Design project, start of the top module:
module project (input wrEnable, input [4:0] wrReg, input [4:0] rdReg1, input [4:0] rdReg2, input clk, input [3:0] opCode, input [4:0] shiftAmt, output signed [31:0] result, input selCh, input [31:0] selData);
	wire [31:0] selected;
	wire signed [31:0] rdData1;
	wire signed [31:0] rdData2;
	registerFile regFile1 (wrEnable, wrReg, selected, rdReg1, rdData1, rdReg2, rdData2, clk);
	alu alu1 (rdData1, rdData2, opCode, shiftAmt, result);
	mux m1 (selCh, selData, result, selected);
endmodule
==> flow/config.mk <==
export PLATFORM = sky130hd
export DESIGN_NAME = project
export DESIGN_NICKNAME = project
export VERILOG_FILES = /design/flow/design.v
export SDC_FILE = /design/flow/constraint.sdc
export NUM_CORES = 4
export LEC_CHECK = 0
export CAP_MARGIN = 20
export CELL_PAD_IN_SITES_DETAIL_PLACEMENT = 0
export CELL_PAD_IN_SITES_GLOBAL_PLACEMENT = 1
export CORE_ASPECT_RATIO = 1.02
export CORE_MARGIN = 2
export CORE_UTILIZATION = 65
export CTS_CLUSTER_SIZE = 35
export HOLD_SLACK_MARGIN = 0.28
export MAX_ROUTING_LAYER = met5
export MIN_ROUTING_LAYER = met1
export PLACE_DENSITY = 0.64
export SETUP_SLACK_MARGIN = 0.65
export SLEW_MARGIN = 20
export TNS_END_PERCENT = 35
==> flow/constraint.sdc <==
create_clock -name core_clock -period 5.62 [get_ports {clk}]
set_input_delay 1.1240 -clock core_clock [delete_from_list [all_inputs] [get_ports {clk}]]
set_output_delay 1.1240 -clock core_clock [all_outputs]
set_load 0.01 [all_outputs]
run.sh (not shown) runs the stock make flow with config.mk's settings and CLKGATE_MAP_FILE=.
The first run ran to the end with violations: setup timing.
Edit:
CELL_PAD_IN_SITES_DETAIL_PLACEMENT = unset   (was 0)
CELL_PAD_IN_SITES_GLOBAL_PLACEMENT = unset   (was 1)
CORE_ASPECT_RATIO = unset   (was 1.02)
CORE_UTILIZATION = 56   (was 65)
CTS_CLUSTER_SIZE = 57   (was 35)
HOLD_SLACK_MARGIN = unset   (was 0.28)
MAX_ROUTING_LAYER = unset   (was met5)
MIN_ROUTING_LAYER = unset   (was met1)
PLACE_DENSITY = unset   (was 0.64)
PLACE_DENSITY_LB_ADDON = 0.01   (was unset)
SETUP_SLACK_MARGIN = 1.62   (was 0.65)
TNS_END_PERCENT = unset   (was 35)
clock period = 5.49 ns   (was 5.62 ns; I/O delays follow)
After rerunning: The new run finished but failed the layout checks on setup timing; clock-buffer cell count is higher by 7; setup slack improves by 0.020 ns; core utilization drops by 12 points; total power is higher slightly; cell count goes up by a few percent.
Edit:
CELL_PAD_IN_SITES_DETAIL_PLACEMENT = 1   (was unset)
CORE_UTILIZATION = 40   (was 56)
CTS_CLUSTER_SIZE = unset   (was 57)
HOLD_SLACK_MARGIN = 0.06   (was unset)
MIN_ROUTING_LAYER = met2   (was unset)
PLACE_DENSITY_LB_ADDON = unset   (was 0.01)
SETUP_SLACK_MARGIN = unset   (was 1.62)
clock period = 10.0 ns   (was 5.49 ns; I/O delays follow)
The new run completed, yet does not pass: setup timing.
Utilization came out lower by 29 points.
Setup slack improved by 1.4 ns.
Wire length climbs by a few percent.
Area after synthesis is unchanged.
Cell area goes down by roughly a tenth.
Die size rises by well over a third.
Worst hold slack gains 0.62 ns.
Global-route usage increases by 3.2 points.
First-iteration DRC count goes up by well over a third.
Via count came out higher by about a fifth.
Edit:
CELL_PAD_IN_SITES_DETAIL_PLACEMENT = unset   (was 1)
CORE_UTILIZATION = 60   (was 40)
HOLD_SLACK_MARGIN = unset   (was 0.06)
MIN_ROUTING_LAYER = unset   (was met2)
clock period = 7.54 ns   (was 10.0 ns; I/O delays follow)
=>
- The changed run produced a layout that fails on setup timing
- die size fell by 33%
- worst setup slack improves by 0.071 ns
- power goes up by 37%
- synthesized area is unchanged
- sequential share of layout area shrinks by 3.2 points
- hold slack loses 0.23 ns
Edit:
CORE_UTILIZATION = 61   (was 60)
CTS_CLUSTER_SIZE = 39   (was unset)
PLACE_DENSITY_LB_ADDON = 0.01   (was unset)
SETUP_SLACK_MARGIN = 1.61   (was unset)
clock period = 5.49 ns   (was 7.54 ns; I/O delays follow)
The changed run stopped in 5_1_grt on ODB-0269; die size fell slightly; synthesized area stays the same; synthesized cell count stays the same.
Power is estimated from default activity; no workload was simulated.
